==> flow/design.v <==
`timescale 1ns / 1ps
module RNG(
    input               CLK,
    input               RST,
    input               RND_IN,
    output reg [7:0]    OUT,
    output reg          WE,
    input               FULL
);
reg [7:0]           RND_DAT;
reg [2:0]           RND_SHIFT;
reg                 RND_CNT;
reg [15:0]          start;
reg                 tog;
reg                 rd;
reg                 rd_ok;
reg                 init;
reg [63:0]          l0_0;
reg [64:0]          l0_1;
reg [65:0]          l0_2;
reg [63:0]          l1_0;
reg [64:0]          l1_1;
reg [65:0]          l1_2;
reg [63:0]          l2_0;
reg [64:0]          l2_1;
reg [65:0]          l2_2;
reg [63:0]          l3_0;
reg [64:0]          l3_1;
reg [65:0]          l3_2;
reg [63:0]          l4_0;
reg [64:0]          l4_1;
reg [65:0]          l4_2;
reg [63:0]          l5_0;
reg [64:0]          l5_1;
reg [65:0]          l5_2;
reg [63:0]          l6_0;
reg [64:0]          l6_1;
reg [65:0]          l6_2;
reg [63:0]          l7_0;
reg [64:0]          l7_1;
reg [65:0]          l7_2;
reg [15:0]          i_cnt;
reg [3:0]           upd;
always @(posedge CLK)
begin
    if (!RST) begin
        rd_ok <= 0;
        i_cnt <= 0;
        init <= 0;
        upd <= 0;
        WE <= 0;
    end else begin
        if (init == 0) begin
            rd_ok <= 0;
            if (i_cnt == 208)
                init = 1;
            else if (rd == 1) begin
                rd_ok <= 1;
                i_cnt <= i_cnt + 1;
                case (i_cnt)
                    0:   l0_0[7:0]   <= RND_DAT;
                    1:   l0_0[15:8]  <= RND_DAT;
                    2:   l0_0[23:16] <= RND_DAT;
                    3:   l0_0[31:24] <= RND_DAT;
                    4:   l0_0[39:32] <= RND_DAT;
                    5:   l0_0[47:40] <= RND_DAT;
                    6:   l0_0[55:48] <= RND_DAT;
                    7:   l0_0[63:56] <= RND_DAT;
                    8:   l0_1[7:0]   <= RND_DAT;
                    9:   l0_1[15:8]  <= RND_DAT;
                    10:  l0_1[23:16] <= RND_DAT;
                    11:  l0_1[31:24] <= RND_DAT;
                    12:  l0_1[39:32] <= RND_DAT;
                    13:  l0_1[47:40] <= RND_DAT;
                    14:  l0_1[55:48] <= RND_DAT;
                    15:  l0_1[63:56] <= RND_DAT;
                    16:  l0_1[64]    <= RND_DAT[3];
                    17:  l0_2[7:0]   <= RND_DAT;
                    18:  l0_2[15:8]  <= RND_DAT;
                    19:  l0_2[23:16] <= RND_DAT;
                    20:  l0_2[31:24] <= RND_DAT;
                    21:  l0_2[39:32] <= RND_DAT;
                    22:  l0_2[47:40] <= RND_DAT;
                    23:  l0_2[55:48] <= RND_DAT;
                    24:  l0_2[63:56] <= RND_DAT;
                    25:  l0_2[65:64] <= RND_DAT[5:4];
                    26:  l1_0[7:0]   <= RND_DAT;
                    27:  l1_0[15:8]  <= RND_DAT;
                    28:  l1_0[23:16] <= RND_DAT;
                    29:  l1_0[31:24] <= RND_DAT;
                    30:  l1_0[39:32] <= RND_DAT;
                    31:  l1_0[47:40] <= RND_DAT;
                    32:  l1_0[55:48] <= RND_DAT;
                    33:  l1_0[63:56] <= RND_DAT;
                    34:  l1_1[7:0]   <= RND_DAT;
                    35:  l1_1[15:8]  <= RND_DAT;
                    36:  l1_1[23:16] <= RND_DAT;
                    37:  l1_1[31:24] <= RND_DAT;
                    38:  l1_1[39:32] <= RND_DAT;
                    39:  l1_1[47:40] <= RND_DAT;
                    40:  l1_1[55:48] <= RND_DAT;
                    41:  l1_1[63:56] <= RND_DAT;
                    42:  l1_1[64]    <= RND_DAT[1];
                    43:  l1_2[7:0]   <= RND_DAT;
                    44:  l1_2[15:8]  <= RND_DAT;
                    45:  l1_2[23:16] <= RND_DAT;
                    46:  l1_2[31:24] <= RND_DAT;
                    47:  l1_2[39:32] <= RND_DAT;
                    48:  l1_2[47:40] <= RND_DAT;
                    49:  l1_2[55:48] <= RND_DAT;
                    50:  l1_2[63:56] <= RND_DAT;
                    51:  l1_2[65:64] <= RND_DAT[7:6];
                    52:  l2_0[7:0]   <= RND_DAT;
                    53:  l2_0[15:8]  <= RND_DAT;
                    54:  l2_0[23:16] <= RND_DAT;
                    55:  l2_0[31:24] <= RND_DAT;
                    56:  l2_0[39:32] <= RND_DAT;
                    57:  l2_0[47:40] <= RND_DAT;
                    58:  l2_0[55:48] <= RND_DAT;
                    59:  l2_0[63:56] <= RND_DAT;
                    60:  l2_1[7:0]   <= RND_DAT;
                    61:  l2_1[15:8]  <= RND_DAT;
                    62:  l2_1[23:16] <= RND_DAT;
                    63:  l2_1[31:24] <= RND_DAT;
                    64:  l2_1[39:32] <= RND_DAT;
                    65:  l2_1[47:40] <= RND_DAT;
                    66:  l2_1[55:48] <= RND_DAT;
                    67:  l2_1[63:56] <= RND_DAT;
                    68:  l2_1[64]    <= RND_DAT[0];
                    69:  l2_2[7:0]   <= RND_DAT;
                    70:  l2_2[15:8]  <= RND_DAT;
                    71:  l2_2[23:16] <= RND_DAT;
                    72:  l2_2[31:24] <= RND_DAT;
                    73:  l2_2[39:32] <= RND_DAT;
                    74:  l2_2[47:40] <= RND_DAT;
                    75:  l2_2[55:48] <= RND_DAT;
                    76:  l2_2[63:56] <= RND_DAT;
                    77:  l2_2[65:64] <= RND_DAT[3:2];
                    78:  l3_0[7:0]   <= RND_DAT;
                    79:  l3_0[15:8]  <= RND_DAT;
                    80:  l3_0[23:16] <= RND_DAT;
                    81:  l3_0[31:24] <= RND_DAT;
                    82:  l3_0[39:32] <= RND_DAT;
                    83:  l3_0[47:40] <= RND_DAT;
                    84:  l3_0[55:48] <= RND_DAT;
                    85:  l3_0[63:56] <= RND_DAT;
                    86:  l3_1[7:0]   <= RND_DAT;
                    87:  l3_1[15:8]  <= RND_DAT;
                    88:  l3_1[23:16] <= RND_DAT;
                    89:  l3_1[31:24] <= RND_DAT;
                    90:  l3_1[39:32] <= RND_DAT;
                    91:  l3_1[47:40] <= RND_DAT;
                    92:  l3_1[55:48] <= RND_DAT;
                    93:  l3_1[63:56] <= RND_DAT;
                    94:  l3_1[64]    <= RND_DAT[7];
                    95:  l3_2[7:0]   <= RND_DAT;
                    96:  l3_2[15:8]  <= RND_DAT;
                    97:  l3_2[23:16] <= RND_DAT;
                    98:  l3_2[31:24] <= RND_DAT;
                    99:  l3_2[39:32] <= RND_DAT;
                    100: l3_2[47:40] <= RND_DAT;
                    101: l3_2[55:48] <= RND_DAT;
                    102: l3_2[63:56] <= RND_DAT;
                    103: l3_2[65:64] <= RND_DAT[1:0];
                    104:  l4_0[7:0]   <= RND_DAT;
                    105: l4_0[15:8]  <= RND_DAT;
                    106: l4_0[23:16] <= RND_DAT;
                    107: l4_0[31:24] <= RND_DAT;
                    108: l4_0[39:32] <= RND_DAT;
                    109: l4_0[47:40] <= RND_DAT;
                    110: l4_0[55:48] <= RND_DAT;
                    111: l4_0[63:56] <= RND_DAT;
                    112: l4_1[7:0]   <= RND_DAT;
                    113: l4_1[15:8]  <= RND_DAT;
                    114: l4_1[23:16] <= RND_DAT;
                    115: l4_1[31:24] <= RND_DAT;
                    116: l4_1[39:32] <= RND_DAT;
                    117: l4_1[47:40] <= RND_DAT;
                    118: l4_1[55:48] <= RND_DAT;
                    119: l4_1[63:56] <= RND_DAT;
                    120: l4_1[64]    <= RND_DAT[3];
                    121: l4_2[7:0]   <= RND_DAT;
                    122: l4_2[15:8]  <= RND_DAT;
                    123: l4_2[23:16] <= RND_DAT;
                    124: l4_2[31:24] <= RND_DAT;
                    125: l4_2[39:32] <= RND_DAT;
                    126: l4_2[47:40] <= RND_DAT;
                    127: l4_2[55:48] <= RND_DAT;
                    128: l4_2[63:56] <= RND_DAT;
                    129: l4_2[65:64] <= RND_DAT[5:4];
                    130: l5_0[7:0]   <= RND_DAT;
                    131: l5_0[15:8]  <= RND_DAT;
                    132: l5_0[23:16] <= RND_DAT;
                    133: l5_0[31:24] <= RND_DAT;
                    134: l5_0[39:32] <= RND_DAT;
                    135: l5_0[47:40] <= RND_DAT;
                    136: l5_0[55:48] <= RND_DAT;
                    137: l5_0[63:56] <= RND_DAT;
                    138: l5_1[7:0]   <= RND_DAT;
                    139: l5_1[15:8]  <= RND_DAT;
                    140: l5_1[23:16] <= RND_DAT;
                    141: l5_1[31:24] <= RND_DAT;
                    142: l5_1[39:32] <= RND_DAT;
                    143: l5_1[47:40] <= RND_DAT;
                    144: l5_1[55:48] <= RND_DAT;
                    145: l5_1[63:56] <= RND_DAT;
                    146: l5_1[64]    <= RND_DAT[1];
                    147: l5_2[7:0]   <= RND_DAT;
                    148: l5_2[15:8]  <= RND_DAT;
                    149: l5_2[23:16] <= RND_DAT;
                    150: l5_2[31:24] <= RND_DAT;
                    151: l5_2[39:32] <= RND_DAT;
                    152: l5_2[47:40] <= RND_DAT;
                    153: l5_2[55:48] <= RND_DAT;
                    154: l5_2[63:56] <= RND_DAT;
                    155: l5_2[65:64] <= RND_DAT[7:6];
                    156: l6_0[7:0]   <= RND_DAT;
                    157: l6_0[15:8]  <= RND_DAT;
                    158: l6_0[23:16] <= RND_DAT;
                    159: l6_0[31:24] <= RND_DAT;
                    160: l6_0[39:32] <= RND_DAT;
                    161: l6_0[47:40] <= RND_DAT;
                    162: l6_0[55:48] <= RND_DAT;
                    163: l6_0[63:56] <= RND_DAT;
                    164: l6_1[7:0]   <= RND_DAT;
                    165: l6_1[15:8]  <= RND_DAT;
                    166: l6_1[23:16] <= RND_DAT;
                    167: l6_1[31:24] <= RND_DAT;
                    168: l6_1[39:32] <= RND_DAT;
                    169: l6_1[47:40] <= RND_DAT;
                    170: l6_1[55:48] <= RND_DAT;
                    171: l6_1[63:56] <= RND_DAT;
                    172: l6_1[64]    <= RND_DAT[0];
                    173: l6_2[7:0]   <= RND_DAT;
                    174: l6_2[15:8]  <= RND_DAT;
                    175: l6_2[23:16] <= RND_DAT;
                    176: l6_2[31:24] <= RND_DAT;
                    177: l6_2[39:32] <= RND_DAT;
                    178: l6_2[47:40] <= RND_DAT;
                    179: l6_2[55:48] <= RND_DAT;
                    180: l6_2[63:56] <= RND_DAT;
                    181: l6_2[65:64] <= RND_DAT[3:2];
                    182: l7_0[7:0]   <= RND_DAT;
                    183: l7_0[15:8]  <= RND_DAT;
                    184: l7_0[23:16] <= RND_DAT;
                    185: l7_0[31:24] <= RND_DAT;
                    186: l7_0[39:32] <= RND_DAT;
                    187: l7_0[47:40] <= RND_DAT;
                    188: l7_0[55:48] <= RND_DAT;
                    189: l7_0[63:56] <= RND_DAT;
                    190: l7_1[7:0]   <= RND_DAT;
                    191: l7_1[15:8]  <= RND_DAT;
                    192: l7_1[23:16] <= RND_DAT;
                    193: l7_1[31:24] <= RND_DAT;
                    194: l7_1[39:32] <= RND_DAT;
                    195: l7_1[47:40] <= RND_DAT;
                    196: l7_1[55:48] <= RND_DAT;
                    197: l7_1[63:56] <= RND_DAT;
                    198: l7_1[64]    <= RND_DAT[7];
                    199: l7_2[7:0]   <= RND_DAT;
                    200: l7_2[15:8]  <= RND_DAT;
                    201: l7_2[23:16] <= RND_DAT;
                    202: l7_2[31:24] <= RND_DAT;
                    203: l7_2[39:32] <= RND_DAT;
                    204: l7_2[47:40] <= RND_DAT;
                    205: l7_2[55:48] <= RND_DAT;
                    206: l7_2[63:56] <= RND_DAT;
                    207: l7_2[65:64] <= RND_DAT[1:0];
                endcase
            end
        end else begin
            rd_ok <= 0;
            WE <= 0;
            if (FULL == 0) begin
                WE <= 1;
                OUT <= { l7_0[0] ^ l7_1[0], l6_0[0] ^ l6_1[0], l5_0[0] ^ l5_1[0], l4_0[0] ^ l4_1[0], l3_0[0] ^ l3_1[0], l2_0[0] ^ l2_1[0], l1_0[0] ^ l1_1[0], l0_0[0] ^ l0_1[0]};
                l7_2 <= (l7_2 >> 1) | ((l7_2[0] ^ l7_2[1] ^ l7_2[9] ^ l7_2[10]) << 65);
                l6_2 <= (l6_2 >> 1) | ((l6_2[0] ^ l6_2[1] ^ l6_2[9] ^ l6_2[10]) << 65);
                l5_2 <= (l5_2 >> 1) | ((l5_2[0] ^ l5_2[1] ^ l5_2[9] ^ l5_2[10]) << 65);
                l4_2 <= (l4_2 >> 1) | ((l4_2[0] ^ l4_2[1] ^ l4_2[9] ^ l4_2[10]) << 65);
                l3_2 <= (l3_2 >> 1) | ((l3_2[0] ^ l3_2[1] ^ l3_2[9] ^ l3_2[10]) << 65);
                l2_2 <= (l2_2 >> 1) | ((l2_2[0] ^ l2_2[1] ^ l2_2[9] ^ l2_2[10]) << 65);
                l1_2 <= (l1_2 >> 1) | ((l1_2[0] ^ l1_2[1] ^ l1_2[9] ^ l1_2[10]) << 65);
                l0_2 <= (l0_2 >> 1) | ((l0_2[0] ^ l0_2[1] ^ l0_2[9] ^ l0_2[10]) << 65);
                if (l7_2[0] == 0)
                    l7_0 <= (l7_0 >> 1) | ((l7_0[0] ^ l7_0[1] ^ l7_0[3] ^ l7_0[4]) << 63);
                else
                    l7_1 <= (l7_1 >> 1) | ((l7_1[0] ^ l7_1[18]) << 64);
                if (l6_2[0] == 0)
                    l6_0 <= (l6_0 >> 1) | ((l6_0[0] ^ l6_0[1] ^ l6_0[3] ^ l6_0[4]) << 63);
                else
                    l6_1 <= (l6_1 >> 1) | ((l6_1[0] ^ l6_1[18]) << 64);
                if (l5_2[0] == 0)
                    l5_0 <= (l5_0 >> 1) | ((l5_0[0] ^ l5_0[1] ^ l5_0[3] ^ l5_0[4]) << 63);
                else
                    l5_1 <= (l5_1 >> 1) | ((l5_1[0] ^ l5_1[18]) << 64);
                if (l4_2[0] == 0)
                    l4_0 <= (l4_0 >> 1) | ((l4_0[0] ^ l4_0[1] ^ l4_0[3] ^ l4_0[4]) << 63);
                else
                    l4_1 <= (l4_1 >> 1) | ((l4_1[0] ^ l4_1[18]) << 64);
                if (l3_2[0] == 0)
                    l3_0 <= (l3_0 >> 1) | ((l3_0[0] ^ l3_0[1] ^ l3_0[3] ^ l3_0[4]) << 63);
                else
                    l3_1 <= (l3_1 >> 1) | ((l3_1[0] ^ l3_1[18]) << 64);
                if (l2_2[0] == 0)
                    l2_0 <= (l2_0 >> 1) | ((l2_0[0] ^ l2_0[1] ^ l2_0[3] ^ l2_0[4]) << 63);
                else
                    l2_1 <= (l2_1 >> 1) | ((l2_1[0] ^ l2_1[18]) << 64);
                if (l1_2[0] == 0)
                    l1_0 <= (l1_0 >> 1) | ((l1_0[0] ^ l1_0[1] ^ l1_0[3] ^ l1_0[4]) << 63);
                else
                    l1_1 <= (l1_1 >> 1) | ((l1_1[0] ^ l1_1[18]) << 64);
                if (l0_2[0] == 0)
                    l0_0 <= (l0_0 >> 1) | ((l0_0[0] ^ l0_0[1] ^ l0_0[3] ^ l0_0[4]) << 63);
                else
                    l0_1 <= (l0_1 >> 1) | ((l0_1[0] ^ l0_1[18]) << 64);
            end else begin
                if (rd == 1) begin
                    rd_ok <= 1;
                    upd <= upd + 1;
                    case (upd)
                        0:  l0_0[9:2] <= RND_DAT;
                        1:  l1_0[9:2] <= RND_DAT;
                        2:  l2_0[9:2] <= RND_DAT;
                        3:  l3_0[9:2] <= RND_DAT;
                        4:  l4_0[9:2] <= RND_DAT;
                        5:  l5_0[9:2] <= RND_DAT;
                        6:  l6_0[9:2] <= RND_DAT;
                        7:  l7_0[9:2] <= RND_DAT;
                        8:  l0_1[9:2] <= RND_DAT;
                        9:  l1_1[9:2] <= RND_DAT;
                        10: l2_1[9:2] <= RND_DAT;
                        11: l3_1[9:2] <= RND_DAT;
                        12: l4_1[9:2] <= RND_DAT;
                        13: l5_1[9:2] <= RND_DAT;
                        14: l6_1[9:2] <= RND_DAT;
                        15: l7_1[9:2] <= RND_DAT;
                    endcase
                end
            end
        end
    end
end
always @(posedge CLK)
begin
    if (!RST) begin
        RND_SHIFT <= 0;
        start <= 0;
        tog <= 0;
        rd <= 0;
        RND_CNT <= 0;
        RND_DAT <= 0;
    end else begin
        RND_CNT <= !RND_CNT;
        if (rd_ok)
            rd <= 0;
        if (RND_IN == 0) begin
            tog <= 0;
        end else if (tog == 0) begin
            tog <= 1;
            RND_SHIFT <= RND_SHIFT + 1;
            RND_DAT[RND_SHIFT] <= RND_DAT[RND_SHIFT] ^ RND_CNT;
            if (RND_SHIFT == 0) begin
                if (start < 1024)
                    start <= start + 1;
                else begin
                    rd <= 1;
                end
            end
        end
    end
end
endmodule
==> flow/run.sh <==
#!/bin/bash
# the make line also repeats each setting of config.mk as NAME=value (left out here)
make -C /OpenROAD-flow-scripts/flow DESIGN_CONFIG=/design/flow/config.mk WORK_HOME=/design/flow/orfs CLKGATE_MAP_FILE= finish
==> flow/config.mk <==
export PLATFORM = sky130hd
export DESIGN_NAME = RNG
export DESIGN_NICKNAME = RNG
export VERILOG_FILES = /design/flow/design.v
export SDC_FILE = /design/flow/constraint.sdc
export NUM_CORES = 4
export LEC_CHECK = 0
export CAP_MARGIN = 20
export CELL_PAD_IN_SITES_DETAIL_PLACEMENT = 2
export CORE_ASPECT_RATIO = 1.59
export CORE_MARGIN = 2
export CORE_UTILIZATION = 40
export CTS_CLUSTER_SIZE = 26
export GPL_TIMING_DRIVEN = 0
export MAX_ROUTING_LAYER = met5
export PLACE_DENSITY_LB_ADDON = 0.07
export SLEW_MARGIN = 0
export TNS_END_PERCENT = 15
==> flow/constraint.sdc <==
create_clock -name core_clock -period 2.42 [get_ports {CLK}]
set_input_delay 0.4840 -clock core_clock [delete_from_list [all_inputs] [get_ports {CLK}]]
set_output_delay 0.4840 -clock core_clock [all_outputs]
set_load 0.01 [all_outputs]
==> summary.txt, run 1 <==
Status - complete, but fails checks
SO Viols - setup timing
Unique cell types - 52
Ys async rst share - 0
Max layer used - met5
CTS tree - built
Number of core rows - 189
Post-synth top flop - edfxtp_1
Reg2Reg Setup Slack - -460 ps
Syn Inst Count - 5,999
MI comb area - 18,600 µm²
Die width - 329 µm
Flop pwr share - 0.526
Worst hold path type - in -> reg
Sw Share - 0.225
Clk slew on worst S/H paths - 60 ps
CTS Hold Bufs - 0
Vias in the first global route - 55,236
Routed wl met2 - 159 mm
Chip Area, Yosys - 67,000 µm²
# setup viols final - 2,525
Pre-CTS setup slack - -2420 ps
Final std cells w/o fill - 8,720
Die Span Y - 520 µm
Fill cell count - 16,603
Met3 wire length - 32.1 mm
Hold path depth - 2
Crit path capture - l5_0[19]
HP Start - RND_IN
Crit-path leading delay family - buffers and inverters
Die area - 171,000 µm²
Routed wire length - 347 mm
DRT antenna net count - 0
Tool Warnings - 41
# DRC - 0
Top cell area share - 0.703
Max Cap Viol - 0
RSZ-0062 raised after global routing - yes
Yosys xor share - 0.0106
P&R area growth vs syn - 19.9%
Worst path max stage delay - 550 ps
Final Hold Fails - 0
CP Cell Sequence - or4_4 > buf_12 > nor4_4 > buf_4 > a2bb2oi_4 > buf_6 > buf_16 > buf_12 > nor2_4 > buf_12
Setup TNS - -510,240 ps
Grt total ovfl - 0
Critical Path Stages - 10
Clock network fraction of total power - 0.452
Post-DP HPWL - 245 mm
Reg-to-Reg Start - i_cnt[12]
Data required time of the worst path - 3050 ps
Setup clock skew after layout - 49.4 ps
Yosys Instances - 5,999
Syn nets - 6,018
Detailed Routing Iterations Pass 1 - 6
Synth flops - 1,621
Final slew viol count - 0
GRT Overall Usage - 0.404
Post-synthesis compound-gate area fraction - 0.0406
Worst slew pin tran - 1210 ps
Clk sink count - 1,621
Core footprint - 166,000 µm²
Num CTS Buffers - 160
Register Area - 48,200 µm²
Worst setup SP type - flip-flop
CP bufs+invs - 6
Routed wire per std cell - 39.8 µm
Utilization after layout - 0.482
Seq share, synth - 0.719
Peak supply drop - 0.000649 V
Power Internal - 45,000 µW
Min Clock Period, post-route - 2880 ps
Placed Instances - 8,296
Synth Area per Inst - 11.2 µm²
Slew HR - 0.194
Fp_density - 0.402
Crit path DAT - 3510 ps
Post-Syn Area - 67,000 µm²
Most used cell, CP - buf_12
Largest cells by area - edfxtp_1 (70%), nand2_1 (17%), clkbuf_1 (2.1%)
Top power group - registers
CP Capture Type - flip-flop
Combinational logic power - 1270 µW
Skew-Pair Late Insertion Delay - 890 ps
Largest net degree at the start of global routing - 17
Clock group - 26,200 µW
WHS Endpoint - tog
Dominant kind of combinational cell - simple AND/OR/NAND/NOR gates
Yosys adder share - 0.00280
Post-route setup slack - -464 ps
Clock Tree Buf Depth - 3
Reg2reg end - l5_0[19]
PortBufs - 11
Switch Pwr - 13,000 µW
Leading area contributor after synthesis - edfxtp_1
Critical Path Slowest Stage Cell - or4_4
Logic pwr share - 0.022
Clock root buffer - clkbuf_16
Mux frac, synth - 0.00189
R2R cell count - 10
DR iter-0 viols - 6,622
Top cells by count - nand2_1 (2,960), edfxtp_1 (1,568), clkbuf_1 (383)
Post-synth EDFFs - 1,568
RePlAce Congestion - 1.03
Initial antenna violation count - 34
Cell Pwr Density - 722 nW/µm²
Simple Share, Synth - 0.199
Pleak - 0.0348 µW
Met1 WL - 112 mm
Critical path origin - i_cnt[12]
Vias/cell - 6.06
Seq. pwr - 30,500 µW
Max Clk Rate - 347 MHz
Global-route wire length before repair - 464 mm
Nets@finish - 6,385
Worst Path Max Fanout - 8
Synth warnings - 1
CTS H-tree depth - 4
Via count - 52,850
Class of the most critical setup path - reg -> reg
Top-count cell post-synth - nand2_1
Period utilization - 1.19
I/O pins - 13
-- cell type report --
class,count,area share
flip-flops and latches,1621,0.600
multi-input cells,3912,0.231
clock buffers,201,0.0529
repair buffers,216,0.0354
well taps,2196,0.0342
plain buffers,433,0.0327
clock inverters,91,0.0117
inverters,22,0.00103
diodes,28,0.000873
-- layer usage --
metal / vias up / global-route usage
met2: 3272 / 0.637
met1: 27291 / 0.436
met5: - / 0
met3: 1394 / 0.107
met4: 16 / 0.390
li1: 20877 / -
-- what timing repair did --
action                      CTS  global route
cloned                        4             2
gates resized               749           130
buffers inserted             70            39
pin swaps                    62            18
setup endpoints to repair  3135          2661
-- through the flow --
step	hold slack (ps)	power, µW	cell area (µm²)
after global routing	442	58800	80200
after CTS	398	57800	79500
after global placement	445	32200	69900
final	414	58000	80300
after floorplan	430	31600	67100
after detailed placement	449	32300	71200
==> run 2: changes to the inputs <==
Settings changed: CELL_PAD_IN_SITES_DETAIL_PLACEMENT 2 to unset, CORE_ASPECT_RATIO 1.59 to unset, CORE_UTILIZATION 40 to 67, CTS_CLUSTER_DIAMETER set to 32, CTS_CLUSTER_SIZE 26 to unset, GPL_TIMING_DRIVEN 0 to unset, HOLD_SLACK_MARGIN set to -0.08, MAX_ROUTING_LAYER met5 to unset, PLACE_DENSITY set to 0.6, PLACE_DENSITY_LB_ADDON 0.07 to unset, SETUP_SLACK_MARGIN set to -0.14, SLEW_MARGIN 0 to 20, TNS_END_PERCENT 15 to unset.
Clock period 2.42 ns to 1.82 ns, I/O delays scaled along.
==> summary.txt, run 2 <==
Die width - 320 µm
Vias in the first global route - 47,260
Worst path max stage delay - 630 ps
Reg-to-Reg Start - i_cnt[15]
Worst Path Max Fanout - 8
Die area - 103,000 µm²
HP Start - RST
Combinational logic power - 1470 µW
Clock network fraction of total power - 0.549
Post-Syn Area - 67,000 µm²
CP bufs+invs - 4
RSZ-0062 raised after global routing - yes
Initial antenna violation count - 1
Final slew viol count - 0
Number of core rows - 115
Power Internal - 74,200 µW
Detailed Routing Iterations Pass 1 - 6
DRT antenna net count - 0
Dominant kind of combinational cell - simple AND/OR/NAND/NOR gates
Max Clk Rate - 401 MHz
Setup TNS - -940,510 ps
Number of diodes - 0
Clock Tree Buf Depth - 4
Final Hold Fails - 0
PortBufs - 12
Cell Pwr Density - 1100 nW/µm²
Status - complete, but fails checks
Global-route wire length before repair - 275 mm
Seq share, synth - 0.719
Yosys Instances - 5,999
Yosys xor share - 0.0106
Power Total - 93,200 µW
Sw Share - 0.205
Core footprint - 98,700 µm²
Top power group - the clock network
Pleak - 0.0378 µW
Setup clock skew after layout - 59.9 ps
Post-synth top flop - edfxtp_1
Simple Share, Synth - 0.199
Ys async rst share - 0
I/O pins - 13
CP Cell Sequence - or4_4 > nor4_4 > a2bb2oi_4 > buf_12 > buf_12 > buf_8 > buf_16 > nor2_4
Post-synth EDFFs - 1,568
Period utilization - 1.37
Via count - 47,661
Clk sink count - 1,621
# setup viols final - 2,710
Chip Area, Yosys - 67,000 µm²
R2R cell count - 8
Worst slew pin tran - 931 ps
Post-synthesis compound-gate area fraction - 0.0406
CTS Hold Bufs - 0
Syn Inst Count - 5,999
CP Capture Type - flip-flop
Hold slack - 121 ps
GRT Overall Usage - 0.353
P&R area growth vs syn - 27.0%
# DRC - 0
Class of the most critical setup path - reg -> reg
Synth warnings - 1
Flop pwr share - 0.436
Routed wire per std cell - 22.9 µm
Clk slew on worst S/H paths - 50 ps
Yosys adder share - 0.00280
CTS H-tree depth - 5
Synth Area per Inst - 11.2 µm²
Pre-CTS setup slack - -805 ps
SO Viols - setup timing
Critical Path Slowest Stage Cell - or4_4
Nets@finish - 6,492
Most used cell, CP - buf_12
Top-count cell post-synth - nand2_1
Critical Path Stages - 8
WHS Endpoint - rd_ok
CTS tree - built
Mux frac, synth - 0.00189
Largest cells by area - edfxtp_1 (70%), nand2_1 (17%), clkbuf_1 (2.1%)
RePlAce Congestion - 0.868
Switch Pwr - 19,100 µW
Grt total ovfl - 0
Data required time of the worst path - 2410 ps
Fin area - 85,100 µm²
Slew HR - 0.379
Hold path depth - 3
Max Cap Viol - 0
Synth flops - 1,621
Fp_density - 0.679
Post-DP HPWL - 106 mm
Routed wire length - 183 mm
Clock root buffer - clkbuf_16
Logic pwr share - 0.016
Peak supply drop - 0.00101 V
Tool Warnings - 57
Critical path origin - i_cnt[15]
Top cells by count - nand2_1 (2,960), edfxtp_1 (1,568), clkbuf_1 (383)
Seq. pwr - 40,600 µW
Largest net degree at the start of global routing - 194
Leading area contributor after synthesis - edfxtp_1
Worst hold path type - in -> reg
Min Clock Period, post-route - 2490 ps
Die Span Y - 320 µm
Num CTS Buffers - 279
Crit path DAT - 3080 ps
Area after DPL - 74,200 µm²
Skew-Pair Late Insertion Delay - 870 ps
Post-route setup slack - -673 ps
Worst setup SP type - flip-flop
Reg2Reg Setup Slack - -670 ps
Crit path capture - l1_0[47]
Top cell area share - 0.703
Crit-path leading delay family - simple AND/OR/NAND/NOR gates
Reg2reg end - l1_0[47]
Clock group - 51,100 µW
DR iter-0 viols - 5,847
Vias/cell - 5.98
Syn nets - 6,018
Unique cell types - 52
-- run 2: final cells by class --
| type | instances | area (µm²) |
|---|---|---|
| sequential | 1621 | 48200 |
| multi-input combinational | 3912 | 18600 |
| fill | 4699 | 13700 |
| timing repair buffer | 637 | 7520 |
| clock buffer | 311 | 7240 |
| clock inverter | 174 | 1880 |
| tap | 1287 | 1610 |
| inverter | 22 | 82.6 |
-- run 2: layer usage --
| layer | global-route usage | routed length [µm] |
|---|---|---|
| met1 | 0.475 | 68600 |
| met2 | 0.577 | 88400 |
| met3 | 0.0620 | 16900 |
| met4 | 0.143 | 8600 |
| met5 | 0 | 13 |
-- run 2: repair_timing --
| item | CTS | global route |
|---|---|---|
| buffers inserted | 15 | 18 |
| pin swaps | 24 | 70 |
| endpoints found under the hold margin | 0 | 0 |
| setup endpoints to repair | 1912 | 2432 |
| gates resized | 110 | 122 |
| gates cloned | 8 | 12 |
-- run 2: per-stage QoR --
| stage | utilization | std cells |
|---|---|---|
| finish | 0.862 | 7964 |
| global route | 0.862 | 7964 |
| CTS | 0.853 | 7941 |
| detailed placement | 0.752 | 7435 |
| global placement | 0.752 | 7435 |
| floorplan | - | 5999 |
==> run 3: changes to the inputs <==
Settings changed: CORE_UTILIZATION 67 to 40, CTS_CLUSTER_DIAMETER 32 to unset, HOLD_SLACK_MARGIN -0.08 to unset, SETUP_SLACK_MARGIN -0.14 to unset.
Clock period 1.82 ns to 6.19 ns, I/O delays scaled along.
==> summary.txt, run 3 <==
Setup clock skew after layout - 22.9 ps
Top cell area share - 0.703
Seq share, synth - 0.719
Detailed Routing Iterations Pass 1 - 5
Combinational logic power - 314 µW
Final slew viol count - 0
Mux frac, synth - 0.00189
Unique cell types - 52
Grt total ovfl - 0
Routed wire length - 162 mm
Ys async rst share - 0
I/O pins - 13
Vias/cell - 5.21
Clk sink count - 1,621
Register Area - 48,100 µm²
Post-Syn Area - 67,000 µm²
Reg-to-Reg Start - init
# resized after CTS - 0
Worst path max stage delay - 980 ps
Flop pwr share - 0.552
Max Clk Rate - 278 MHz
Power Internal - 17,300 µW
Simple Share, Synth - 0.199
CP Cell Sequence - buf_12 > nor2b_1 > a21oi_1 > nor2_1
Vias in the first global route - 40,952
Syn Inst Count - 5,999
Crit path capture - l5_0[42]
Fp_density - 0.402
Skew-Pair Late Insertion Delay - 790 ps
Max Cap Viol - 0
Seq. pwr - 11,900 µW
CP Capture Type - flip-flop
Final Hold Fails - 0
Peak supply drop - 0.000220 V
Cell Pwr Density - 292 nW/µm²
Hold path depth - 1
Status - complete, no violations
DR iter-0 viols - 4,249
Setup TNS - 0 ps
R2R cell count - 4
HP Start - start[15]
Crit-path leading delay family - simple AND/OR/NAND/NOR gates
Core footprint - 167,000 µm²
Number of diodes - 0
Top cells by count - nand2_1 (2,960), edfxtp_1 (1,568), clkbuf_1 (383)
Sw Share - 0.201
Post-synth top flop - edfxtp_1
Logic pwr share - 0.015
Clock network fraction of total power - 0.434
CP bufs+invs - 1
WHS Endpoint - start[15]
Post-DP HPWL - 87.1 mm
RSZ-0062 raised after global routing - no
Tool Warnings - 59
Synth flops - 1,621
Via count - 42,405
# DRC - 0
Data required time of the worst path - 6590 ps
Worst Path Max Fanout - 200
Nets@finish - 5,825
Worst slew pin tran - 1150 ps
Clock Tree Buf Depth - 3
Clk slew on worst S/H paths - 60 ps
P&R area growth vs syn - 10.6%
Dominant kind of combinational cell - simple AND/OR/NAND/NOR gates
Post-synthesis compound-gate area fraction - 0.0406
Top power group - registers
# setup viols final - 0
Num CTS Buffers - 163
Synth Area per Inst - 11.2 µm²
Critical Path Stages - 4
Routed wire per std cell - 19.9 µm
CTS Hold Bufs - 0
Yosys Instances - 5,999
Chip Area, Yosys - 67,000 µm²
Yosys adder share - 0.00280
Switch Pwr - 4350 µW
Class of the most critical setup path - reg -> reg
Period utilization - 0.581
Reg2reg end - l5_0[42]
Synth warnings - 1
Global-route wire length before repair - 249 mm
Reg2Reg Setup Slack - 2590 ps
Largest net degree at the start of global routing - 244
Number of core rows - 150
Leading area contributor after synthesis - edfxtp_1
Die Span Y - 413 µm
Yosys xor share - 0.0106
Critical path origin - init
Power Total - 21,600 µW
Top-count cell post-synth - nand2_1
Critical Path Slowest Stage Cell - nor2b_1
DRT antenna net count - 0
Crit path DAT - 4000 ps
MI comb area - 17,300 µm²
Syn nets - 6,018
Pleak - 0.0321 µW
Clock group - 9380 µW
Min Clock Period, post-route - 3600 ps
Fill cell count - 15,549
Largest cells by area - edfxtp_1 (70%), nand2_1 (17%), clkbuf_1 (2.1%)
Clock root buffer - clkbuf_16
CTS tree - built
PortBufs - 12
Initial antenna violation count - 0
Post-synth EDFFs - 1,568
Die width - 413 µm
CTS H-tree depth - 4
Slew HR - 0.234
Worst setup SP type - flip-flop
Postcts setup bufs - 0
Worst hold path type - reg -> reg
RePlAce Congestion - 0.799
Die area - 171,000 µm²
GRT Overall Usage - 0.189
## run 3: layer usage
| metal | track usage | vias up | share of wire |
|---|---|---|---|
| li1 | - | 19702 | - |
| met1 | 0.275 | 21193 | 0.45 |
| met2 | 0.295 | 1290 | 0.46 |
| met3 | 0.0295 | 220 | 0.063 |
| met4 | 0.0483 | 0 | 0.021 |
| met5 | 0 | - | 0 |
## run 3: layout make-up
class / count / area share
clock buffers: 215 / 0.0606
inverters: 22 / 0.00112
repair buffers: 86 / 0.0114
clock inverters: 77 / 0.00644
well taps: 2204 / 0.0372
multi-input cells: 3912 / 0.233
flip-flops and latches: 1621 / 0.650
## run 3: stage by stage
stage | hold slack [ps] | area, µm² | worst slack, ps | std cells | utilization
after floorplan | 430 | 67000 | 3190 | 5999 | -
after global routing | 483 | 74100 | 2380 | 8137 | 0.444
after detailed placement | 449 | 69100 | 2050 | 7844 | 0.414
after CTS | 463 | 74000 | 2570 | 8136 | 0.444
after global placement | 444 | 69100 | 2100 | 7844 | 0.414
final | 456 | 74100 | 2590 | 8137 | 0.444
==> run 4: changes to the inputs <==
Settings changed: CORE_UTILIZATION 40 to 68, CTS_CLUSTER_SIZE set to 98.
Clock period 6.19 ns to 3.47 ns, I/O delays scaled along.
==> summary.txt, run 4 <==
Skew-Pair Late Insertion Delay - 770 ps
Seq. pwr - 21,300 µW
MI comb area - 17,200 µm²
P&R area growth vs syn - 10.4%
Yosys xor share - 0.0106
Met3 usage - 0.0436
Worst Path Max Fanout - 41
Tool Warnings - 51
Dominant kind of combinational cell - simple AND/OR/NAND/NOR gates
Peak supply drop - 0.000559 V
Synth warnings - 1
Met2 Resource Use GR - 0.485
Core footprint - 98,000 µm²
CTS tree - built
DRT antenna net count - 0
Initial antenna violation count - 2
Area after DPL - 69,100 µm²
Post-DP HPWL - 90.5 mm
CP bufs+invs - 2
Logic pwr share - 0.015
Syn nets - 6,018
Worst hold path type - in -> reg
Clock root buffer - clkbuf_16
Unique cell types - 52
Power Total - 38,400 µW
Routed wire length - 159 mm
Yosys adder share - 0.00280
CP Capture Type - flip-flop
Worst slew pin tran - 1140 ps
PortBufs - 12
Clk slew on worst S/H paths - 70 ps
Fill cell count - 6,503
Power Internal - 30,800 µW
Worst setup SP type - flip-flop
# resized after CTS - 0
Sw Share - 0.198
Vias in the first global route - 41,825
Top power group - registers
RePlAce Congestion - 0.855
Post-Syn Area - 67,000 µm²
Critical Path Slowest Stage Cell - or3b_2
Status - complete, no violations
Class of the most critical setup path - reg -> reg
Reg2reg end - l6_1[44]
Largest cells by area - edfxtp_1 (70%), nand2_1 (17%), clkbuf_1 (2.1%)
Largest net degree at the start of global routing - 270
Mux frac, synth - 0.00189
Clock Tree Buf Depth - 3
# DRC - 0
WHS Endpoint - i_cnt[0]
Via count - 43,810
Global-route wire length before repair - 245 mm
Flop pwr share - 0.554
Leading area contributor after synthesis - edfxtp_1
CTS H-tree depth - 4
Switch Pwr - 7590 µW
Clock network fraction of total power - 0.431
Die width - 318 µm
GRT Overall Usage - 0.316
Max Clk Rate - 316 MHz
Seq share, synth - 0.719
Combinational logic power - 569 µW
Clk sink count - 1,621
Num CTS Buffers - 160
Setup TNS - 0 ps
Data required time of the worst path - 3900 ps
Critical Path Stages - 7
Routed wire per std cell - 21.6 µm
Cell Pwr Density - 519 nW/µm²
I/O pins - 13
Top-count cell post-synth - nand2_1
Number of diodes - 0
Min Clock Period, post-route - 3160 ps
Post-synth top flop - edfxtp_1
Yosys Instances - 5,999
Top cells by count - nand2_1 (2,960), edfxtp_1 (1,568), clkbuf_1 (383)
DR iter-0 viols - 5,477
Synth flops - 1,621
Number of core rows - 115
Syn Inst Count - 5,999
Postcts setup bufs - 0
Met1 Usage GRT - 0.479
Register Area - 48,100 µm²
Top cell area share - 0.703
Max Cap Viol - 0
Clock group - 16,600 µW
Die area - 101,000 µm²
CTS Hold Bufs - 0
Detailed Routing Iterations Pass 1 - 6
Worst path max stage delay - 540 ps
GRT busiest layer - met2
Fp_density - 0.684
Critical path origin - i_cnt[0]
# setup viols final - 0
Crit-path leading delay family - simple AND/OR/NAND/NOR gates
Chip Area, Yosys - 67,000 µm²
Reg-to-Reg Start - i_cnt[0]
Reg2Reg Setup Slack - 310 ps
Fin area - 74,000 µm²
Period utilization - 0.912
Grt total ovfl - 0
RSZ-0062 raised after global routing - no
CP Cell Sequence - inv_1 > ha_1 > or3b_2 > nor4_4 > a2bb2oi_4 > buf_12 > a21oi_1
Vias/cell - 5.97
Setup clock skew after layout - 26.5 ps
R2R cell count - 7
Post-synthesis compound-gate area fraction - 0.0406
Ys async rst share - 0
Post-synth EDFFs - 1,568
Pleak - 0.0328 µW
Crit path DAT - 3590 ps
Simple Share, Synth - 0.199
Final Hold Fails - 0
Nets@finish - 5,950
Synth Area per Inst - 11.2 µm²
Die Span Y - 318 µm
Crit path capture - l6_1[44]
HP Start - RST
Hold path depth - 3
Final slew viol count - 0
Slew HR - 0.242
## run 4: metal layers
layer  vias up  wire, µm
li1      19940         -
met1     21548     66100
met2      2063     73500
met3       255     14700
met4         4      4180
met5         -        27
## run 4: final cells by class
type	count	share of cell area
repair buffers	214	0.0273
clock buffers	223	0.0605
flip-flops and latches	1621	0.651
well taps	1287	0.0218
multi-input cells	3912	0.233
inverters	22	0.00112
clock inverters	59	0.00590
## run 4: per-stage QoR
step | worst slack (ps) | std cells | hold WS [ps] | util
3_5_place_dp | 212 | 7056 | 448 | 0.705
6_report | 306 | 7338 | 400 | 0.755
4_1_cts | 361 | 7338 | 338 | 0.755
5_1_grt | 229 | 7338 | 388 | 0.755
3_3_place_gp | 308 | 7056 | 444 | 0.705
2_1_floorplan | 809 | 5999 | 430 | -
==> run 5: changes to the inputs <==
Settings changed: CELL_PAD_IN_SITES_DETAIL_PLACEMENT set to 0, CORE_ASPECT_RATIO set to 1.59, CORE_UTILIZATION 68 to 67, CTS_CLUSTER_SIZE 98 to 26, GPL_TIMING_DRIVEN set to 1, MAX_ROUTING_LAYER set to met5, PLACE_DENSITY 0.6 to unset, SLEW_MARGIN 20 to 0.
Clock period 3.47 ns to 2.42 ns, I/O delays scaled along.
==> summary.txt, run 5 <==
Post-Syn Area - 67,000 µm²
Power Total - 54,500 µW
CP Cell Sequence - or4_4 > buf_6 > nor4_4 > a2bb2oi_4 > buf_12 > buf_12 > buf_12 > nor2_4
CTS tree - built
P&R area growth vs syn - 13.8%
Crit path capture - l6_0[59]
Ys async rst share - 0
Number of diodes - 0
Skew-Pair Late Insertion Delay - 770 ps
Synth flops - 1,621
Routed wire length - 164 mm
Logic pwr share - 0.016
# setup viols final - 835
Final slew viol count - 0
Top power group - registers
Routed wire per std cell - 21.8 µm
Num CTS Buffers - 143
Period utilization - 1.06
Detailed Routing Iterations Pass 1 - 6
Post-route setup slack - -145 ps
Critical Path Stages - 8
Core footprint - 99,400 µm²
Placed Instances - 7,229
Critical path origin - i_cnt[10]
Fp_density - 0.674
Largest cells by area - edfxtp_1 (70%), nand2_1 (17%), clkbuf_1 (2.1%)
Seq share, synth - 0.719
Flop pwr share - 0.560
Reg-to-Reg Start - i_cnt[10]
Simple Share, Synth - 0.199
Status - complete, but fails checks
Crit-path leading delay family - simple AND/OR/NAND/NOR gates
Clock group - 23,100 µW
Sw Share - 0.199
Most used cell, CP - buf_12
DRT antenna net count - 0
Leading area contributor after synthesis - edfxtp_1
Cell Pwr Density - 715 nW/µm²
CTS Hold Bufs - 0
Unique cell types - 52
Final std cells w/o fill - 7,498
Switch Pwr - 10,800 µW
Global-route wire length before repair - 251 mm
Fill cell count - 6,676
Reg2reg end - l6_0[59]
Post-synth top flop - edfxtp_1
Class of the most critical setup path - reg -> reg
DR iter-0 viols - 5,396
Number of core rows - 146
Post-DP HPWL - 96.7 mm
Crit path DAT - 3070 ps
Worst setup SP type - flip-flop
Vias/cell - 5.91
Synth warnings - 1
RSZ-0062 raised after global routing - yes
Min Clock Period, post-route - 2560 ps
Worst Path Max Fanout - 8
# DRC - 0
Yosys Instances - 5,999
Hold path depth - 4
Peak supply drop - 0.000753 V
Reg2Reg Setup Slack - -140 ps
Worst path max stage delay - 540 ps
Utilization after layout - 0.767
Pleak - 0.0336 µW
Setup clock skew after layout - 24.3 ps
Max Clk Rate - 390 MHz
Largest net degree at the start of global routing - 179
CP bufs+invs - 4
CTS H-tree depth - 4
Clock network fraction of total power - 0.424
Mux frac, synth - 0.00189
Synth Area per Inst - 11.2 µm²
Slew HR - 0.421
Syn Inst Count - 5,999
Final Hold Fails - 0
Dominant kind of combinational cell - simple AND/OR/NAND/NOR gates
Critical Path Slowest Stage Cell - or4_4
Worst hold path type - in -> reg
Register Area - 48,100 µm²
R2R cell count - 8
Nets@finish - 6,073
Die Span Y - 403 µm
RePlAce Congestion - 0.878
PortBufs - 12
Syn nets - 6,018
HP Start - RST
WHS Endpoint - i_cnt[15]
Post-synth EDFFs - 1,568
Setup TNS - -58,530 ps
MI comb area - 17,900 µm²
I/O pins - 13
Pre-CTS setup slack - -344 ps
Die area - 103,000 µm²
Worst slew pin tran - 868 ps
Max Cap Viol - 0
Clk sink count - 1,621
Yosys adder share - 0.00280
Clk slew on worst S/H paths - 70 ps
Top cell area share - 0.703
Clock Tree Buf Depth - 3
Vias in the first global route - 42,877
Chip Area, Yosys - 67,000 µm²
Clock root buffer - clkbuf_16
SO Viols - setup timing
Yosys xor share - 0.0106
Seq. pwr - 30,500 µW
CP Capture Type - flip-flop
GRT Overall Usage - 0.323
Post-synthesis compound-gate area fraction - 0.0406
Combinational logic power - 891 µW
Via count - 44,324
Die width - 255 µm
Top-count cell post-synth - nand2_1
Power Internal - 43,700 µW
Top cells by count - nand2_1 (2,960), edfxtp_1 (1,568), clkbuf_1 (383)
Tool Warnings - 54
Grt total ovfl - 0
Initial antenna violation count - 2
Data required time of the worst path - 2920 ps
run 5: repair_timing:
item | 4_1_cts | 5_1_grt
setup buffers | 8 | 1
gates resized | 89 | 20
endpoints found under the setup margin | 829 | 1127
gates cloned | 2 | 1
pin swaps | 10 | 5
run 5: routing by layer:
layer | vias up | GRT usage | wire (µm)
met3 | 296 | 0.0538 | 14500
li1 | 20166 | - | -
met5 | - | 0 | 0
met4 | 0 | 0.110 | 5620
met2 | 2040 | 0.505 | 77500
met1 | 21822 | 0.468 | 66100
run 5: cell type report:
type	instances	area share
timing repair buffer	354	0.0489
inverter	22	0.00108
clock inverter	76	0.0106
clock buffer	181	0.0506
tap	1332	0.0219
multi-input combinational	3912	0.235
sequential	1621	0.632
run 5: through the flow:
step                cell area, µm²  hold WS [ps]
floorplan                    67300           430
CTS                          76100           223
global placement             70900           443
global route                 76200           267
finish                       76200           271
detailed placement           70900           447
==> run 6: changes to the inputs <==
Settings changed: CELL_PAD_IN_SITES_DETAIL_PLACEMENT 0 to unset, CORE_ASPECT_RATIO 1.59 to unset, CORE_UTILIZATION 67 to 72, CTS_CLUSTER_SIZE 26 to 42, GPL_TIMING_DRIVEN 1 to unset, MAX_ROUTING_LAYER met5 to unset, PLACE_DENSITY set to 0.67, SETUP_SLACK_MARGIN set to -0.09, SLEW_MARGIN 0 to 20.
Clock period 2.42 ns to 3.56 ns, I/O delays scaled along.
==> summary.txt, run 6 <==
Status - complete, no violations
Worst hold path type - reg -> reg
Reg2Reg Setup Slack - 260 ps
Final slew viol count - 0
Hold path depth - 2
# DRC - 0
PortBufs - 12
Synth warnings - 1
Critical Path Slowest Stage Cell - or4_1
CP Capture Type - flip-flop
Number of core rows - 111
CTS H-tree depth - 4
Ys async rst share - 0
CP Cell Sequence - or4_1 > nor4_4 > buf_4 > a21oi_1 > nor2_1
Clock root buffer - clkbuf_16
Yosys Instances - 5,999
I/O pins - 13
Nets@finish - 5,909
Slew HR - 0.278
Top cells by count - nand2_1 (2,960), edfxtp_1 (1,568), clkbuf_1 (383)
Data required time of the worst path - 3950 ps
RSZ-0062 raised after global routing - no
Flop pwr share - 0.553
Critical Path Stages - 5
Period utilization - 0.926
Grt total ovfl - 0
Core footprint - 91,900 µm²
Logic pwr share - 0.015
DRT antenna net count - 0
Pleak - 0.0327 µW
Via count - 44,062
Simple Share, Synth - 0.199
Unique cell types - 52
Initial antenna violation count - 3
Die Span Y - 309 µm
Yosys xor share - 0.0106
Detailed Routing Iterations Pass 1 - 6
Peak supply drop - 0.000478 V
CP bufs+invs - 1
CTS Hold Bufs - 0
Post-Syn Area - 67,000 µm²
Clock Tree Buf Depth - 3
Hold slack - 459 ps
Worst Path Max Fanout - 10
MI comb area - 17,200 µm²
Skew-Pair Late Insertion Delay - 770 ps
Max Cap Viol - 0
Routed wire per std cell - 21.8 µm
Routed wl met2 - 74.4 mm
CTS tree - built
# resized after CTS - 0
Post-synth EDFFs - 1,568
Switch Pwr - 7430 µW
Seq share, synth - 0.719
Class of the most critical setup path - reg -> reg
HP Start - start[9]
Vias/cell - 6.07
Dominant kind of combinational cell - simple AND/OR/NAND/NOR gates
Synth Area per Inst - 11.2 µm²
WHS Endpoint - start[9]
Met1 WL - 61.2 mm
Post-DP HPWL - 89.3 mm
Chip Area, Yosys - 67,000 µm²
Tool Warnings - 60
Syn Inst Count - 5,999
Fp_density - 0.729
Max layer used - met5
Reg-to-Reg Start - i_cnt[11]
Critical path origin - i_cnt[11]
Cell Pwr Density - 508 nW/µm²
Power Total - 37,500 µW
Syn nets - 6,018
Vias in the first global route - 42,123
R2R cell count - 5
Clock network fraction of total power - 0.432
Synth flops - 1,621
Min Clock Period, post-route - 3300 ps
Register Area - 48,100 µm²
P&R area growth vs syn - 10.1%
Yosys adder share - 0.00280
Setup TNS - 0 ps
Leading area contributor after synthesis - edfxtp_1
Routed wire length - 158 mm
RePlAce Congestion - 0.861
Top power group - registers
Top-count cell post-synth - nand2_1
Largest net degree at the start of global routing - 275
Worst slew pin tran - 1080 ps
Met3 wire length - 17.7 mm
Largest cells by area - edfxtp_1 (70%), nand2_1 (17%), clkbuf_1 (2.1%)
Post-synth top flop - edfxtp_1
Worst setup SP type - flip-flop
# setup viols final - 0
Clock group - 16,200 µW
Crit path capture - l7_0[27]
Crit-path leading delay family - simple AND/OR/NAND/NOR gates
DR iter-0 viols - 6,121
Combinational logic power - 562 µW
Top cell area share - 0.703
Clk sink count - 1,621
Worst path max stage delay - 840 ps
Final Hold Fails - 0
Global-route wire length before repair - 244 mm
Postcts setup bufs - 0
Seq. pwr - 20,800 µW
Power Internal - 30,100 µW
Die area - 95,500 µm²
GRT Overall Usage - 0.337
Num CTS Buffers - 156
Crit path DAT - 3690 ps
Post-synthesis compound-gate area fraction - 0.0406
Setup clock skew after layout - 22.3 ps
Max Clk Rate - 303 MHz
Mux frac, synth - 0.00189
Fill cell count - 5,441
Clk slew on worst S/H paths - 60 ps
Die width - 309 µm
Sw Share - 0.198
Reg2reg end - l7_0[27]
run 6: stage by stage:
| stage | worst slack [ps] | utilization | instance area, µm² | instances |
|---|---|---|---|---|
| 5_1_grt | 145 | 0.802 | 73700 | 7260 |
| 4_1_cts | 318 | 0.802 | 73700 | 7260 |
| 3_3_place_gp | 372 | 0.748 | 68800 | 6975 |
| 6_report | 264 | 0.802 | 73800 | 7263 |
| 3_5_place_dp | 242 | 0.748 | 68800 | 6975 |
| 2_1_floorplan | 899 | - | 67000 | 5999 |
run 6: final cells by class:
class	instances	share of cell area
well taps	1243	0.0211
diodes	3	0.000102
clock inverters	79	0.00814
repair buffers	177	0.0243
clock buffers	206	0.0591
multi-input cells	3912	0.233
inverters	22	0.00112
flip-flops and latches	1621	0.653
run 6: layer usage:
metal | GRT usage | vias up
met3 | 0.0647 | 353
met1 | 0.483 | 21325
met4 | 0.118 | 4
met5 | 0 | -
li1 | - | 19863
met2 | 0.526 | 2517
==> run 7: changes to the inputs <==
Settings changed: ABC_AREA set to 1, CAP_MARGIN 20 to 10, CELL_PAD_IN_SITES_DETAIL_PLACEMENT set to 2, CORE_MARGIN 2 to 5, CORE_UTILIZATION 72 to 40, CTS_CLUSTER_SIZE 42 to unset, PLACE_DENSITY 0.67 to 0.6, SETUP_SLACK_MARGIN -0.09 to unset, SLEW_MARGIN 20 to 40, TNS_END_PERCENT set to 50.
Clock period 3.56 ns to 2.16 ns, I/O delays scaled along.
==> summary.txt, run 7 <==
Num CTS Buffers - 169
Syn nets - 6,257
Top cell area share - 0.700
Die area - 176,000 µm²
Synth Area per Inst - 10.8 µm²
Top-count cell post-synth - nand2_1
Syn Inst Count - 6,238
Largest cells by area - edfxtp_1 (70%), nand2_1 (17%), a21oi_1 (1.8%)
Seq share, synth - 0.716
Post-synth EDFFs - 1,568
Post-synthesis compound-gate area fraction - 0.0246
Leading area contributor after synthesis - edfxtp_1
Number of core rows - 150
Top cells by count - nand2_1 (3,116), edfxtp_1 (1,568), nor2_1 (286)
Fp_density - 0.402
Chip Area, Yosys - 67,200 µm²
Die Span Y - 420 µm
Yosys adder share - 0.00279
CTS Hold Bufs - 0
Clock Tree Buf Depth - 3
I/O pins - 13
Mux frac, synth - 0
RePlAce Congestion - 0.825
Yosys xor share - 0.0103
Area after DPL - 73,300 µm²
Clock root buffer - clkbuf_16
Simple Share, Synth - 0.210
Clk sink count - 1,621
Core footprint - 167,000 µm²
Status - did not finish
CTS H-tree depth - 4
Unique cell types - 36
Post-synth top flop - edfxtp_1
Post-Syn Area - 67,200 µm²
Ys async rst share - 0
Synth warnings - 1
Failed at - 5_1_grt
Synth flops - 1,621
Yosys Instances - 6,238
Dominant kind of combinational cell - simple AND/OR/NAND/NOR gates
PortBufs - 12
Die width - 420 µm
Post-DP HPWL - 187 mm
## run 7: per-stage QoR
step,hold WS (ps),util,cells,power (µW),setup slack (ps)
after floorplan,407,-,6238,36600,-63.7
after global placement,414,0.438,8520,37700,-861
after CTS,331,0.477,8852,68800,-330
after detailed placement,432,0.438,8520,38300,-1020
## run 7: timing repair
item,in CTS
resized,216
endpoints found under the setup margin,1602
pin swaps,34
gates cloned,7
setup buffers,24
==> run 8: changes to the inputs <==
Settings changed: ABC_AREA 1 to unset, CAP_MARGIN 10 to 15, CELL_PAD_IN_SITES_DETAIL_PLACEMENT 2 to unset, CORE_ASPECT_RATIO set to 0.71, CORE_MARGIN 5 to 2, CORE_UTILIZATION 40 to 72, CTS_CLUSTER_DIAMETER set to 389, HOLD_SLACK_MARGIN set to 0.29, SETUP_SLACK_MARGIN set to -0.19, TNS_END_PERCENT 50 to unset.
Clock period 2.16 ns to 2.02 ns, I/O delays scaled along.
==> summary.txt, run 8 <==
Status - complete, but fails checks
SO Viols - setup timing
Seq. pwr - 36,500 µW
Top cell area share - 0.703
# DRC - 0
Fin area - 78,000 µm²
Data required time of the worst path - 2510 ps
PortBufs - 12
Vias/cell - 6.16
Worst hold path type - in -> reg
Switch Pwr - 13,300 µW
Clk slew on worst S/H paths - 60 ps
Yosys Instances - 5,999
HP Start - RND_IN
Syn nets - 6,018
Fp_density - 0.725
Area after DPL - 72,400 µm²
Final Hold Fails - 0
Peak supply drop - 0.000852 V
Post-synth top flop - edfxtp_1
Syn Inst Count - 5,999
Vias in the first global route - 44,613
Routed wire per std cell - 23.0 µm
Combinational logic power - 1190 µW
Crit path DAT - 2960 ps
Clock Tree Buf Depth - 3
Chip Area, Yosys - 67,000 µm²
R2R cell count - 9
Register Area - 48,200 µm²
MI comb area - 18,200 µm²
Final slew viol count - 0
P&R area growth vs syn - 16.4%
Hold path depth - 2
Detailed Routing Iterations Pass 1 - 8
Worst slew pin tran - 851 ps
Nets@finish - 6,204
Global-route wire length before repair - 263 mm
Yosys xor share - 0.0106
Ys async rst share - 0
Power Internal - 52,000 µW
Seq share, synth - 0.719
Clock root buffer - clkbuf_16
Crit-path leading delay family - simple AND/OR/NAND/NOR gates
GRT Overall Usage - 0.365
Worst path max stage delay - 550 ps
Setup TNS - -478,890 ps
Sw Share - 0.204
Reg-to-Reg Start - i_cnt[11]
Clock group - 27,600 µW
Unique cell types - 52
Top cells by count - nand2_1 (2,960), edfxtp_1 (1,568), clkbuf_1 (383)
Grt total ovfl - 0
Worst Path Max Fanout - 13
Initial antenna violation count - 3
Leading area contributor after synthesis - edfxtp_1
Cell Pwr Density - 838 nW/µm²
Die width - 366 µm
Min Clock Period, post-route - 2480 ps
CP Capture Type - flip-flop
# setup viols final - 1,785
Placed Instances - 7,261
Core footprint - 92,400 µm²
Dominant kind of combinational cell - simple AND/OR/NAND/NOR gates
DRT antenna net count - 0
Via count - 46,508
DR iter-0 viols - 7,091
Top-count cell post-synth - nand2_1
Yosys adder share - 0.00280
Reg2reg end - l6_1[4]
I/O pins - 13
Crit path capture - l6_1[4]
Largest net degree at the start of global routing - 193
Critical Path Slowest Stage Cell - or4_4
Logic pwr share - 0.018
Post-Syn Area - 67,000 µm²
Skew-Pair Late Insertion Delay - 780 ps
Fill cell count - 4,773
Pleak - 0.0345 µW
CTS H-tree depth - 4
Setup clock skew after layout - 25.2 ps
Post-synthesis compound-gate area fraction - 0.0406
Die Span Y - 261 µm
Class of the most critical setup path - reg -> reg
Largest cells by area - edfxtp_1 (70%), nand2_1 (17%), clkbuf_1 (2.1%)
Hold slack - 424 ps
CP Cell Sequence - or4_4 > buf_12 > buf_6 > nor4_4 > buf_4 > buf_4 > a21oi_1 > nor2_1 > buf_4
Die area - 95,500 µm²
Clk sink count - 1,621
Post-DP HPWL - 104 mm
Final std cells w/o fill - 7,555
Synth flops - 1,621
WHS Endpoint - tog
Mux frac, synth - 0.00189
Reg2Reg Setup Slack - -460 ps
Critical path origin - i_cnt[11]
Num CTS Buffers - 147
Synth warnings - 1
Period utilization - 1.23
Top power group - registers
Most used cell, CP - buf_4
Critical Path Stages - 9
Number of core rows - 94
Routed wire length - 173 mm
Worst setup SP type - flip-flop
CTS tree - built
Tool Warnings - 60
Flop pwr share - 0.559
Post-route setup slack - -458 ps
Max Cap Viol - 0
Synth Area per Inst - 11.2 µm²
RePlAce Congestion - 0.918
RSZ-0062 raised after global routing - yes
Clock network fraction of total power - 0.422
Slew HR - 0.433
Simple Share, Synth - 0.199
CP bufs+invs - 5
Post-synth EDFFs - 1,568
Max Clk Rate - 404 MHz
[run 8: through the flow]
step	power, µW	setup WS [ps]	utilization
2_1_floorplan	37900	-330	-
3_3_place_gp	38400	-590	0.783
3_5_place_dp	38400	-638	0.783
4_1_cts	65300	-467	0.841
5_1_grt	66700	-485	0.843
6_report	65300	-458	0.843
[run 8: area by class of cell]
cell class                      instances  area share
Sequential cell                      1621       0.618
Multi-Input combinational cell       3912       0.234
Timing Repair Buffer                  481      0.0679
Clock buffer                          188      0.0508
Tap cell                             1248      0.0200
Clock inverter                         82     0.00879
Inverter                               22     0.00106
Antenna cell                            1   0.0000321
[run 8: per-layer routing]
layer,track usage,wire length [µm],up-vias
met4,0.122,4740,2
met1,0.550,67600,22623
met5,0,13,-
li1,-,-,20453
met3,0.0799,23100,355
met2,0.538,77900,3075
[run 8: what timing repair did]
action	4_1_cts	5_1_grt
hold buffers	1	0
gates resized	90	56
pin swaps	32	20
buffers inserted	15	5
endpoints found under the setup margin	1349	1527
endpoints found under the hold margin	6	0
cloned	4	1
==> run 9: changes to the inputs <==
Settings changed: CAP_MARGIN 15 to 20, CELL_PAD_IN_SITES_DETAIL_PLACEMENT set to 2, CORE_ASPECT_RATIO 0.71 to 1.59, CORE_UTILIZATION 72 to 23, CTS_CLUSTER_DIAMETER 389 to unset, CTS_CLUSTER_SIZE set to 26, GPL_TIMING_DRIVEN set to 0, HOLD_SLACK_MARGIN 0.29 to unset, MAX_ROUTING_LAYER set to met5, PLACE_DENSITY 0.6 to unset, SETUP_SLACK_MARGIN -0.19 to unset, SLEW_MARGIN 40 to 0.
Clock period 2.02 ns to 2.42 ns, I/O delays scaled along.
==> summary.txt, run 9 <==
Status - complete, but fails checks
SO Viols - setup timing
R2R cell count - 4
Slew HR - 0.128
Power Internal - 44,100 µW
Crit path capture - l7_0[15]
HP Start - RND_IN
MI comb area - 18,900 µm²
Clock root buffer - clkbuf_16
Pleak - 0.0352 µW
Final slew viol count - 0
Chip Area, Yosys - 67,000 µm²
Hold path depth - 2
Number of core rows - 249
Fin area - 83,400 µm²
Reg-to-Reg Start - l7_2[0]
CTS Hold Bufs - 0
Peak supply drop - 0.000515 V
Largest cells by area - edfxtp_1 (70%), nand2_1 (17%), clkbuf_1 (2.1%)
Pre-CTS setup slack - -2380 ps
Simple Share, Synth - 0.199
RSZ-0062 raised after global routing - yes
Nets@finish - 6,424
Core footprint - 289,000 µm²
Clock Tree Buf Depth - 4
Die area - 296,000 µm²
Cell Pwr Density - 685 nW/µm²
Period utilization - 1.20
Fill cell count - 30,875
RePlAce Congestion - 1.05
Top power group - registers
Post-synth EDFFs - 1,568
CTS H-tree depth - 4
Setup clock skew after layout - 75.0 ps
Leading area contributor after synthesis - edfxtp_1
# DRC - 0
Fp_density - 0.231
Detailed Routing Iterations Pass 1 - 6
Post-route setup slack - -486 ps
Top cells by count - nand2_1 (2,960), edfxtp_1 (1,568), clkbuf_1 (383)
Die width - 432 µm
Worst slew pin tran - 1310 ps
Unique cell types - 52
WHS Endpoint - tog
Top-count cell post-synth - nand2_1
Switch Pwr - 13,000 µW
Final Hold Fails - 0
Clock network fraction of total power - 0.442
Syn nets - 6,018
Critical Path Stages - 4
Vias in the first global route - 56,630
Vias/cell - 5.26
Reg2reg end - l7_0[15]
Top cell area share - 0.703
GRT Overall Usage - 0.256
Yosys Instances - 5,999
Worst Path Max Fanout - 8
Initial antenna violation count - 54
Crit path DAT - 3400 ps
Synth Area per Inst - 11.2 µm²
DRT antenna net count - 0
Sw Share - 0.228
Reg2Reg Setup Slack - -490 ps
Critical path origin - l7_2[0]
Ys async rst share - 0
Die Span Y - 685 µm
PortBufs - 11
Max Cap Viol - 0
Mux frac, synth - 0.00189
Synth warnings - 1
Clk sink count - 1,621
Area after DPL - 73,500 µm²
Clk slew on worst S/H paths - 70 ps
Yosys adder share - 0.00280
Global-route wire length before repair - 511 mm
Worst setup SP type - flip-flop
Yosys xor share - 0.0106
DR iter-0 viols - 6,954
Routed wire per std cell - 37.2 µm
Worst hold path type - in -> reg
Combinational logic power - 1350 µW
Worst path max stage delay - 980 ps
Dominant kind of combinational cell - simple AND/OR/NAND/NOR gates
# setup viols final - 1,926
Post-Syn Area - 67,000 µm²
Grt total ovfl - 0
Syn Inst Count - 5,999
I/O pins - 13
Post-synth top flop - edfxtp_1
CTS tree - built
Crit-path leading delay family - buffers and inverters
Class of the most critical setup path - reg -> reg
Post-synthesis compound-gate area fraction - 0.0406
Data required time of the worst path - 2910 ps
CP bufs+invs - 1
Seq share, synth - 0.719
P&R area growth vs syn - 24.5%
Register Area - 48,200 µm²
Seq. pwr - 30,500 µW
Min Clock Period, post-route - 2910 ps
Hold slack - 393 ps
Setup TNS - -388,990 ps
Flop pwr share - 0.534
Routed wire length - 384 mm
Num CTS Buffers - 157
Skew-Pair Late Insertion Delay - 900 ps
Post-DP HPWL - 269 mm
CP Cell Sequence - nor2b_1 > clkbuf_1 > a21oi_1 > nor2_4
CP Capture Type - flip-flop
Via count - 54,321
Critical Path Slowest Stage Cell - clkbuf_1
Utilization after layout - 0.288
Tool Warnings - 42
Clock group - 25,300 µW
Largest net degree at the start of global routing - 16
Max Clk Rate - 344 MHz
Synth flops - 1,621
Logic pwr share - 0.024
## run 9: metal layers
metal	share of wire	track usage	wire (µm)
met5	0.00077	0.000492	294
met4	0.14	0.286	54600
met3	0.088	0.0767	33900
met2	0.46	0.410	178000
met1	0.31	0.251	117000
## run 9: stage by stage
step | instances | total power (µW)
finish | 10333 | 57100
global route | 10278 | 57700
CTS | 10231 | 56900
detailed placement | 9855 | 32300
global placement | 9775 | 32200
floorplan | 5999 | 31600
## run 9: final cells by class
type	instances	area share
flip-flops and latches	1621	0.578
clock inverters	75	0.00740
diodes	57	0.00171
clock buffers	190	0.0500
plain buffers	431	0.0313
repair buffers	260	0.0472
multi-input cells	3912	0.227
well taps	3765	0.0565
inverters	22	0.00102
## run 9: what timing repair did
item	CTS	global route
pin swaps	89	34
gates resized	734	154
setup buffers	119	39
endpoints found under the setup margin	3125	2097
gates cloned	6	4
endpoints found under the hold margin	0	0
Power figures rest on the tool's default switching activity, not on a simulated workload.
